run A:
Design fpu16_top, start of the top module:
module fpu16_top(
    input         aclk,
    input  [15:0] a,
    input  [15:0] b,
    input         a_valid,
    input         b_valid,
    output [15:0] add_result,
    output        add_valid,
    output [15:0] sub_result,
    output        sub_valid,
    output [15:0] mul_result,
    output        mul_valid,
    output [7:0]  cmp_result,
    output        cmp_valid
    );
For scale: ~3,700 cells after synthesis, about 700 flip-flops.
export LEC_CHECK = 0
export ABC_AREA = 1
export CAP_MARGIN = 20
export CORE_ASPECT_RATIO = 0.93
export CORE_MARGIN = 2
export CORE_UTILIZATION = 61
export CTS_CLUSTER_SIZE = 84
export PLACE_DENSITY_LB_ADDON = 0.07
export SETUP_SLACK_MARGIN = 1.36
export SLEW_MARGIN = 20
create_clock -name core_clock -period 4.57 [get_ports {aclk}]
run.sh (not shown) runs the stock make flow with config.mk's settings and CLKGATE_MAP_FILE=.
The flow completed for run A, but it is not clean: the layout still shows negative setup slack.
> inputs changed (run A -> run B)
Settings: SETUP_SLACK_MARGIN no longer set, was 1.36; CTS_CLUSTER_SIZE no longer set, was 84; PLACE_DENSITY_LB_ADDON no longer set, was 0.07; CORE_UTILIZATION now 40, was 61; ABC_AREA no longer set, was 1; CORE_ASPECT_RATIO no longer set, was 0.93; the clock period (ns, I/O delays scaled along) now 8.0, was 4.57.
==> results <==
Run B finished every step from synthesis to the final layout, and the layout passed the timing, design-rule and antenna checks. As of run B, wire length reported by the detailed router had fallen by more than 10% compared to run A. Between run B and run A, it is run B whose pre-placement core utilization is lower, by 21 points. In terms of clock-pin slew on the worst setup and hold paths, run A and run B differ only marginally. Diff run A -> run B | maximum number of pins on one net before global-route repair | decrease of about 2.3%. Sort run B and run A by initial antenna violation count desc -> top: run B. Delta(multi-input combinational cell area, run B - run A) < 0. Taking run A as the reference, in run B fraction of power consumed by combinational cells went down by 7.9 points, total negative slack for setup checks shows an increase of 75.47 ns. On area occupied by registers, run B and run A are neck and neck.
[inputs] run C vs run B
Settings: a change of CORE_UTILIZATION from 40 to 66; a change of the clock period (ns, I/O delays scaled along) from 8.0 to 7.55.
### Flow results
- Relative to run B, the count of vias placed by the detailed router of run C is higher by about 16%.
- Relative to run B, the met2 demand-to-capacity share in global routing of run C is higher by 37 points.
- Between run B and run C, switching power as a share of total power increased.
- To summarise run C: no stage aborted, but the layout did not pass its checks, failing on negative setup slack.
- The final reports for run C and run B show worst path arrival time higher in the former.
- Run C ended up with b[6] as its launching instance or port of the critical path; run B ended up with b[10].
- Run C vs run B, maximum fanout along the worst path went up by 2.
- Against run B, design area in run C came out better.
- Run C reports a lower clock network area share than run B does.
- The first-iteration detailed-routing DRC count in run C sits 88% above the value recorded for run B.
The inputs of run D differ from those of run C as listed below.
Settings: an added SETUP_SLACK_MARGIN of -0.48; a change of CORE_UTILIZATION from 66 to 70; a change of the clock period (ns, I/O delays scaled along) from 7.55 to 7.04.
[summary]
Going from run C to run D, the die area was shrunk. [compare] base=run C new=run D: diode insertion count for antenna repair now larger, first-pass GRT wire length now larger, final cell area excluding filler cells now smaller, synthesis-to-layout area growth now smaller. Routed wire length in run D is 12% higher than in run C. Although run D finished all stages, its layout failed final checks on negative setup slack.

* * *

== violet ==
fpu16_top again, from the RTL that the note above started with.
make LEC_CHECK=0 ABC_AREA=0 CAP_MARGIN=20 CORE_MARGIN=2 CORE_UTILIZATION=61 PLACE_DENSITY=0.64 SETUP_SLACK_MARGIN=1.23 SLEW_MARGIN=20 finish   # period 4.57 ns
violet: all stages done; final checks FAILED (setup timing).
### violet -> raven
Settings: CORE_UTILIZATION: 61 -> 40; ABC_AREA: 0 -> unset; SETUP_SLACK_MARGIN: 1.23 -> unset; PLACE_DENSITY: 0.64 -> unset; the clock period (ns, I/O delays scaled along): 4.57 -> 7.96.
[summary]
raven has completed all stages; timing, DRC and antenna checks passed. Of violet and raven, the lower number of clock buffer instances in the layout belongs to raven. On clock network area share, violet and raven are neck and neck. Between violet and raven, the cell count went up. Going from violet to raven, post-synthesis to final-layout area growth shrinks by 5.7 points. Higher total global routing track utilization among violet and raven: violet. Between violet and raven, the final clock period utilization by the worst path is lower for raven. For raven, the source of the critical timing path was b[2], unlike violet, where it was b[11]. raven vs violet: transition time at the pin with the least slew margin up.
For nickel, these inputs were changed with respect to raven:
Settings: an added GPL_ROUTABILITY_DRIVEN of 0; an added HOLD_SLACK_MARGIN of 0.17; a change of the clock period (ns, I/O delays scaled along) from 7.96 to 8.0.
### Flow results
Looking at the reports, nickel completed the entire flow and the layout it produced met the timing, design-rule and antenna checks.
Going from raven to nickel, power of the combinational group shrank by a few percent.
nickel against raven: routed length on met1 fell 790 um, routed wire length went down by about 2%.
### nickel -> fjord
Settings: changing CAP_MARGIN from 20 to 15; setting SETUP_SLACK_MARGIN to -0.79 for the first time; changing CORE_UTILIZATION from 40 to 26; setting PLACE_DENSITY_LB_ADDON to 0.16 for the first time; setting CTS_CLUSTER_SIZE to 11 for the first time; setting CELL_PAD_IN_SITES_GLOBAL_PLACEMENT to 3 for the first time; setting ABC_AREA to 1 for the first time; changing GPL_ROUTABILITY_DRIVEN from 0 to 1; setting MIN_ROUTING_LAYER to met2 for the first time; setting CORE_ASPECT_RATIO to 0.51 for the first time.
[summary]
nickel: done, clean on timing, DRC and antenna
The flow for fjord finished, though final verification flagged setup timing.
Going from nickel to fjord, largest voltage drop on the vdd net shrinks by 24 uV.
The final critical delay including setup and external delays in fjord sits 0.59 ns above the value recorded for nickel.
Relative to nickel, non-clock buffer count has gone down in fjord.
Total wire length up 50% in fjord wrt nickel
nickel has higher final standard cell utilization of the core than fjord.
### fjord -> indigo
Settings: CORE_ASPECT_RATIO: 0.51 -> 1.3; SETUP_SLACK_MARGIN: -0.79 -> 1.29; CTS_CLUSTER_SIZE: 11 -> 52.
Results
- indigo completed; timing, DRC and antenna clean
- Delta (indigo minus fjord): post-detailed-route wirelength per cell has decreased; actual transition at the worst max-transition pin has decreased; number of well taps has decreased; clock-buffer cell count has increased; overall power has increased.

* * *

fpu16_top again, from the RTL that the note above started with.
Settings: LEC_CHECK=0, ABC_AREA=1, CAP_MARGIN=20, CORE_MARGIN=2, CORE_UTILIZATION=70, CTS_CLUSTER_SIZE=45, SETUP_SLACK_MARGIN=-0.48, SLEW_MARGIN=20; clock period 4.77 ns.
The first run ended with an error in 5_1_grt, error GRT-0232.
Then changed:
Settings changed: ABC_AREA 1 to not set, CORE_UTILIZATION 70 to 61, CTS_CLUSTER_SIZE 45 to not set, SETUP_SLACK_MARGIN -0.48 to 1.56.
Clock period 4.77 ns to 5.67 ns, I/O delays scaled along.
With this change the flow reached the layout checks and failed them: negative setup slack; die area rises by 16%; synthesized cell count falls by about 11%; area after synthesis rises by 1.4%.

* * *

Starting RTL as in the previous note.
clock: 8.0 ns
lec_check: 0
cap_margin: 20
cell_pad_in_sites_detail_placement: 2
cell_pad_in_sites_global_placement: 1
core_margin: 2
core_utilization: 24
cts_cluster_diameter: 249
max_routing_layer: met4
slew_margin: 20
The first run completed, yet does not pass: setup timing.
Edit:
Settings changed: CELL_PAD_IN_SITES_DETAIL_PLACEMENT 2 to not set, CELL_PAD_IN_SITES_GLOBAL_PLACEMENT 1 to not set, CORE_UTILIZATION 24 to 67, CTS_CLUSTER_DIAMETER 249 to not set.
Clock period 8.0 ns to 7.11 ns, I/O delays scaled along.
What happened:
- The changed run finished but fails on setup timing
- power goes up by 16%
- final area fell by 2.0%
- sequential cell count does not change
- critical path depth does not change
- wire length decreases by 3.6%

* * *

fpu16_top again, from the RTL that the note above started with.
export LEC_CHECK = 0
export CAP_MARGIN = 35
export CELL_PAD_IN_SITES_DETAIL_PLACEMENT = 1
export CORE_MARGIN = 2
export CORE_UTILIZATION = 27
export GPL_ROUTABILITY_DRIVEN = 0
export HOLD_SLACK_MARGIN = 0.07
export MAX_ROUTING_LAYER = met5
export PLACE_DENSITY_LB_ADDON = 0.14
export SETUP_SLACK_MARGIN = -0.27
export SLEW_MARGIN = 20
create_clock -name core_clock -period 13.2 [get_ports {aclk}]
Edit:
Settings changed: CAP_MARGIN 35 to 20, CELL_PAD_IN_SITES_DETAIL_PLACEMENT 1 to not set, CORE_UTILIZATION 27 to 72, GPL_ROUTABILITY_DRIVEN 0 to not set, HOLD_SLACK_MARGIN 0.07 to not set, MAX_ROUTING_LAYER met5 to not set, PLACE_DENSITY set to 0.67, PLACE_DENSITY_LB_ADDON 0.14 to not set, SETUP_SLACK_MARGIN -0.27 to not set.
Clock period 13.2 ns to 6.84 ns, I/O delays scaled along.
After rerunning: The changed run aborted during 5_1_grt (GRT-0232). Synthesized area does not change. Die area fell by 62%. Synthesized cell count is unchanged.

* * *

Setup of north:
fpu16_top again, from the RTL that the note above started with.
export LEC_CHECK = 0
export CAP_MARGIN = 20
export CELL_PAD_IN_SITES_DETAIL_PLACEMENT = 2
export CELL_PAD_IN_SITES_GLOBAL_PLACEMENT = 1
export CORE_ASPECT_RATIO = 0.92
export CORE_MARGIN = 2
export CORE_UTILIZATION = 24
export CTS_CLUSTER_DIAMETER = 249
export GPL_TIMING_DRIVEN = 0
export MAX_ROUTING_LAYER = met4
export SLEW_MARGIN = 20
create_clock -name core_clock -period 4.99 [get_ports {aclk}]
The flow completed for north, but it is not clean: the layout still shows negative setup slack.
Here is what was changed in the inputs of south compared with north.
Settings: removing CELL_PAD_IN_SITES_GLOBAL_PLACEMENT (formerly 1); removing CORE_ASPECT_RATIO (formerly 0.92); removing GPL_TIMING_DRIVEN (formerly 0); removing CELL_PAD_IN_SITES_DETAIL_PLACEMENT (formerly 2); removing CTS_CLUSTER_DIAMETER (formerly 249); changing CORE_UTILIZATION from 24 to 31; removing MAX_ROUTING_LAYER (formerly met4); changing the clock period (ns, I/O delays scaled along) from 4.99 to 7.96.
Findings:
Every stage of the flow completed for south, and the final layout passed the timing, design-rule and antenna checks. The total length of routed met3 wires in south was lower than what north gave. Maximum fanout count along the critical path: south vs north down 6. Sort north and south by fill cell instance count of the final layout asc -> top: south. Total number of vias (south / north): 0.940. Summary of south over north: final wirelength now sits lower; final setup slack of the worst path now sits higher; final non-filler cell area now sits lower; post-layout total power now sits lower.
diff inputs: south => east
Settings: CORE_UTILIZATION changed from 31 to 58; the clock period (ns, I/O delays scaled along) changed from 7.96 to 6.84.
Results
| data arrival at the endpoint of the critical path | east vs south | 0.28 ns lower |. east vs south — proportion of power drawn by flip-flops and latches dropped 1.4 points. Clock buffer count was higher in east than in south. east against south: sequential cell area in the final layout shows no meaningful change, count of buffer and inverter cells on the critical path shows an increase of 2. On worst relative slew slack: between east and south, it ends up higher for south. east vs. south: slew at the pin closest to its max-slew limit moved up; combined global-route utilization of all metal layers climbed 15 points; accumulated negative setup slack went down; clock share of power now sits lower. Finished, but not clean: east, with negative setup slack.

* * *

fpu16_top again, from the RTL that the note above started with.
Settings: LEC_CHECK=0, ABC_AREA=1, CAP_MARGIN=20, CORE_MARGIN=2, CORE_UTILIZATION=71, CTS_CLUSTER_DIAMETER=211, MAX_ROUTING_LAYER=met4, SLEW_MARGIN=20; clock period 7.11 ns.
The baseline finished but fails on setup timing.
==> next run, changes <==
- ABC_AREA: 1 -> default
- CORE_UTILIZATION: 71 -> 72
- CTS_CLUSTER_DIAMETER: 211 -> default
- CTS_CLUSTER_SIZE: default -> 46
- MAX_ROUTING_LAYER: met4 -> default
- PLACE_DENSITY: default -> 0.7
- clock period: 7.11 -> 7.55 ns (I/O delays scaled with it)
Effect: The changed run failed in global routing, error GRT-0232. Die size is about the same. Synthesized cell count went down by 11%. Synthesized area rises by 1.4%.
==> next run, changes <==
- CTS_CLUSTER_SIZE: 46 -> 45
- PLACE_DENSITY: 0.7 -> default
- PLACE_DENSITY_LB_ADDON: default -> 0.25
=> The changed run stopped in global routing. Synthesized cell count does not change. Synthesized area does not change. Die size does not change.
==> next run, changes <==
- CTS_CLUSTER_SIZE: 45 -> default
- PLACE_DENSITY: default -> 0.38
- PLACE_DENSITY_LB_ADDON: 0.25 -> default
- clock period: 7.55 -> 4.88 ns (I/O delays scaled with it)
The changed run never finished: it broke off in global routing.
Area after synthesis does not change.
Die size is unchanged.
Synthesized cell count stays the same.
==> next run, changes <==
- CORE_UTILIZATION: 72 -> 61
- PLACE_DENSITY: 0.38 -> default
- SETUP_SLACK_MARGIN: default -> 1.36
- clock period: 4.88 -> 5.51 ns (I/O delays scaled with it)
The changed run finished with setup timing left. Synthesized area stays the same. Die size is higher by 18%. Synthesized cell count is unchanged.
==> next run, changes <==
- ABC_AREA: default -> 0
- PLACE_DENSITY: default -> 0.61
- SETUP_SLACK_MARGIN: 1.36 -> -0.07
- clock period: 5.51 -> 4.57 ns (I/O delays scaled with it)
What happened: The changed run ran to the end with violations: setup timing; flip-flop count does not change; count of clock-buffer cells in the layout came out higher by 3; global-route usage came out lower by 1.9 points; wire length came out lower by roughly a tenth; synthesized area stays the same; non-clock buffer count came out lower by 37; total power came out higher by roughly a tenth; via count came out lower by a few percent; setup slack loses 0.64 ns; combinational power came out higher by a few percent; design area came out lower by a few percent.

* * *

## exp/tundra
fpu16_top again, from the RTL that the note above started with.
Settings: LEC_CHECK=0, ABC_AREA=1, CAP_MARGIN=20, CORE_ASPECT_RATIO=0.5, CORE_MARGIN=2, CORE_UTILIZATION=72, CTS_CLUSTER_DIAMETER=386, CTS_CLUSTER_SIZE=100, PLACE_DENSITY=0.41, SETUP_SLACK_MARGIN=1.37, SLEW_MARGIN=20, TNS_END_PERCENT=10; clock period 4.59 ns.
exp/tundra | ERROR | global routing (5_1_grt)
#### Input delta (exp/garnet over exp/tundra)
- PLACE_DENSITY_LB_ADDON: unset -> 0.22
- CTS_CLUSTER_SIZE: 100 -> unset
- ABC_AREA: 1 -> unset
- CTS_CLUSTER_DIAMETER: 386 -> unset
- TNS_END_PERCENT: 10 -> unset
- PLACE_DENSITY: 0.41 -> unset
- SETUP_SLACK_MARGIN: 1.37 -> 0.74
- CORE_ASPECT_RATIO: 0.5 -> unset
- the clock period (ns, I/O delays scaled along): 4.59 -> 6.2
[summary]
- For exp/garnet, the flow was terminated by a tool error in global routing (5_1_grt) and produced no final design.
- When exp/garnet is measured against exp/tundra, its xor/xnor share of the synthesized area turns out 0.43 points higher.
- Going from exp/tundra to exp/garnet, final weighted congestion in routability-driven placement shrank slightly.
- Synthesized area deteriorates in exp/garnet relative to exp/tundra.
- What exp/garnet reported for standard-cell row count has to be multiplied by 0.70 to get the figure for exp/tundra.
- Summary of exp/garnet over exp/tundra: placed wire-length estimate shrank by 710 um; total of cells resized after clock tree synthesis went down 103.
Input-level comparison between exp/sierra and exp/garnet:
- CTS_CLUSTER_SIZE now 37, previously not set
- SETUP_SLACK_MARGIN no longer set, was 0.74
- PLACE_DENSITY now 0.67, previously not set
- PLACE_DENSITY_LB_ADDON no longer set, was 0.22
- the clock period (ns, I/O delays scaled along) now 7.55, was 6.2
--- outcome ---
Compared exp/sierra vs exp/garnet, and number of buffers created by CTS is up in exp/sierra. The placed wire-length estimate after detailed placement of exp/sierra was superior to that of exp/garnet. Against exp/garnet, cell area after placement in exp/sierra fell slightly. exp/sierra terminated abnormally: global routing (5_1_grt) reported GRT-0232. exp/garnet got as far as global routing (5_1_grt), where a tool error ended the run.
Modified inputs, exp/lagoon compared to exp/sierra
- changing PLACE_DENSITY from 0.67 to 0.64
- setting SETUP_SLACK_MARGIN to -0.48 for the first time
- changing CTS_CLUSTER_SIZE from 37 to 41
- changing the clock period (ns, I/O delays scaled along) from 7.55 to 7.04
[summary]
- Diff exp/sierra -> exp/lagoon: XOR/XNOR share of the synthesized area closely matched the old numbers, area reported by Yosys stat closely matched the old numbers.
- Detailed-placement wirelength estimate was lower in exp/sierra than in exp/lagoon.
- The runs compared here, exp/lagoon and exp/sierra, all ended either early or with open violations.
- In the summary table, exp/sierra is marked failed, with error GRT-0232 raised in global routing (5_1_grt).
- Overall die height: exp/sierra vs exp/lagoon identical
- [compare] base=exp/sierra new=exp/lagoon: number of placed cells counting well taps moved up; post-place instance area barely changed; number of gates resized after cts moved down; buffer depth of the longest clock path about even; weighted congestion at the end of routability-driven global placement shrank by about 6%.
- Re average size of a mapped cell: no difference whatsoever between exp/lagoon and exp/sierra.
Power figures rest on the tool's default switching activity, not on a simulated workload.
